// milestone1
module milestone1 (
	input logic CLOCK_50_I,                    
	input logic resetn,
	input  logic            M1_en,
	output  logic            M1_end,
	output logic   [17:0]   SRAM_address,
	input  logic   [15:0]   SRAM_read_data,
	output logic   [15:0]   SRAM_write_data,
	output logic            SRAM_we_n
);
Settings: LEC_CHECK=0, CAP_MARGIN=15, CORE_MARGIN=2, CORE_UTILIZATION=66, MAX_ROUTING_LAYER=met4, SLEW_MARGIN=20; clock period 8.46 ns.
run.sh (not shown) runs the stock make flow with config.mk's settings and CLKGATE_MAP_FILE=.
The starting point did not get past global routing (5_1_grt) with ODB-0269.
Change:
Settings changed: CORE_UTILIZATION 66 to 65, MAX_ROUTING_LAYER met4 to unset, TNS_END_PERCENT set to 10.
Clock period 8.46 ns to 8.48 ns, I/O delays scaled along.
Outcome: The new run finished but failed the layout checks on negative setup slack; die area grows by about 1.5%; synthesized cell count does not change; area after synthesis is unchanged.
Change:
Settings changed: CAP_MARGIN 15 to 20, TNS_END_PERCENT 10 to unset.
Clock period 8.48 ns to 10.2 ns, I/O delays scaled along.
The changed run passed the timing, design-rule and antenna checks.
Routed wire length is lower by 21%.
Final cell count came out lower by 10%.
Non-clock buffer count fell by 1037.
Clock skew shrinks by 0.0080 ns.
Utilization falls by 12 points.
Clock-buffer cell count does not change.
Change:
Settings changed: CORE_UTILIZATION 65 to 72, MAX_ROUTING_LAYER set to met4.
Clock period 10.2 ns to 8.37 ns, I/O delays scaled along.
Now the flow stopped in global routing (5_1_grt).
Synthesized area does not change.
Synthesized cell count is unchanged.
Die size fell by 9.6%.
Change:
Settings changed: CORE_UTILIZATION 72 to 64, MAX_ROUTING_LAYER met4 to unset.
Clock period 8.37 ns to 10.9 ns, I/O delays scaled along.
Result: With this change the flow finished clean. Synthesized area is unchanged. Synthesized cell count is unchanged. Die size climbs by 12%.
Change:
Settings changed: CORE_UTILIZATION 64 to 40.
Clock period 10.9 ns to 12.5 ns, I/O delays scaled along.
What happened: Worst setup slack gains 0.40 ns; die area rises by 59%; non-clock buffer count is lower by 109; synthesized area stays the same; via count decreases by 4.2%; sequential cell count does not change; first-iteration DRC count decreases by 12%.

---

fjord:
milestone1 again, from the RTL that the note above started with.
Design milestone1, start of the top module:
module milestone1 (
	input logic CLOCK_50_I,                    
	input logic resetn,
	input  logic            M1_en,
	output  logic            M1_end,
	output logic   [17:0]   SRAM_address,
	input  logic   [15:0]   SRAM_read_data,
	output logic   [15:0]   SRAM_write_data,
	output logic            SRAM_we_n
);
typedef enum logic [6:0] {
  S_DELAY1,
	S_IDLE,
	IN_S_0,
	IN_S_1,
	IN_S_2,
	IN_S_3,
	IN_S_4,
	IN_S_5,
	IN_S_6,
	IN_S_7,
	IN_S_8,
	IN_S_9,
	IN_S_10,
	IN_S_11,
	IN_S_12,
	IN_S_13,
	IN_S_14,
	IN_S_15,
	IN_S_16,
	IN_S_17,
	IN_S_18,
	IN_S_19,
	IN_S_20,
	IN_S_21,
	CC_S0_0,
	CC_S0_1,
	CC_S0_2,
	CC_S0_3,
	CC_S0_4,
	CC_S0_5,
	CC_S1_0,
	CC_S1_1,
	CC_S1_2,
	CC_S1_3,
	CC_S1_4,
	CC_S1_5,
	EN_S_0,
	EN_S_1,
	EN_S_2,
	EN_S_3,
	EN_S_4,
	EN_S_5,
	EN_S_6,
	EN_S_7,
	EN_S_8,
	EN_S_9,
	EN_S_10,
	EN_S_11,
	EN_S_12,
	EN_S_13,
	EN_S_14,
	EN_S_15,
	EN_S_16,
	EN_S_17,
	EN_S_18,
	EN_S_19,
	EN_S_20,
	EN_S_21,
	EN_S_22,
	EN_S_23,
	EN_S_24,
	EN_S_25,
	EN_S_26,
	EN_S_27
} M1_state;
M1_state state;
parameter Yaddress = 18'd0,
Uaddress = 18'd38400,
Vaddress = 18'd57600,
RGBaddress = 18'd146944;
logic [17:0] data_counter;
logic [17:0] Y_counter;
logic [17:0] RGB_counter;
logic [17:0] U_counter; 
logic [9:0] Vert_count;
logic [9:0] Hori_count;
logic [15:0] Y;
logic [7:0] U [5:0];
logic [7:0] V [5:0];
logic [7:0] Ytest;
logic [7:0] Utest;
logic [7:0] Vtest;
logic [15:0] UPrime;
logic [15:0] VPrime;
logic [32:0] U_Even;
logic [32:0] U_Odd;
logic [32:0] V_Even;
logic [32:0] V_Odd;
logic [15:0] STORY;
logic [15:0] STORU;
logic [15:0] STORV;
logic [31:0] ans1;
logic [31:0] ans2;
logic [15:0] R;
logic [15:0] G;
logic [15:0] B;
logic [31:0] R0;
logic [31:0] G0;
logic [31:0] B0;
  ...
clock: 7.03 ns
lec_check: 0
abc_area: 1
cap_margin: 20
core_margin: 2
core_utilization: 72
cts_cluster_diameter: 363
cts_cluster_size: 96
place_density: 0.41
slew_margin: 20
fjord did not finish: a tool error stopped it during global routing (5_1_grt).
Inputs modified between fjord and cedar:
Settings: swapping 72 for 68 in CORE_UTILIZATION; clearing ABC_AREA, which used to be 1; clearing CTS_CLUSTER_SIZE, which used to be 96; swapping 7.03 for 9.07 in the clock period (ns, I/O delays scaled along).
==> results <==
Sort fjord and cedar by deepest level of the CTS H-tree desc -> top: cedar
Total CTS buffers, fjord and cedar: higher on cedar
Arithmetic-cell share of the synthesized area counting full adders, half adders and majority gates, fjord and cedar: larger value in cedar
Maximum clock path buffer count: fjord vs cedar — no meaningful difference
cedar: GRT-0232 in global routing (5_1_grt) -> run aborted
cedar: total cell area reported by yosys after synthesis is about 6% lower than what fjord reported.
Post-synthesis cell area (cedar vs. fjord) decreases by a few percent
Number of instances in the synthesized netlist, fjord and cedar: higher on fjord
Relative to fjord, width of the chip has gone down in cedar.
Against fjord, cedar comes in 4.3 points lower on initial core utilization.
Input-level comparison between lagoon and cedar:
Settings: PLACE_DENSITY no longer set, was 0.41; CTS_CLUSTER_DIAMETER no longer set, was 363; CORE_UTILIZATION now 40, was 68; the clock period (ns, I/O delays scaled along) now 10.9, was 9.07.
Of cedar and lagoon, only cedar fails to reach the end of the flow. cedar: it failed during global routing (5_1_grt), and the tool reported GRT-0232. lagoon — y dimension of the die 92 µm higher, cedar as reference. Measured against each other, cedar and lagoon differ in die area, the lower figure coming from cedar. Of cedar and lagoon, lagoon shows the higher total CTS buffers, with cedar below it.
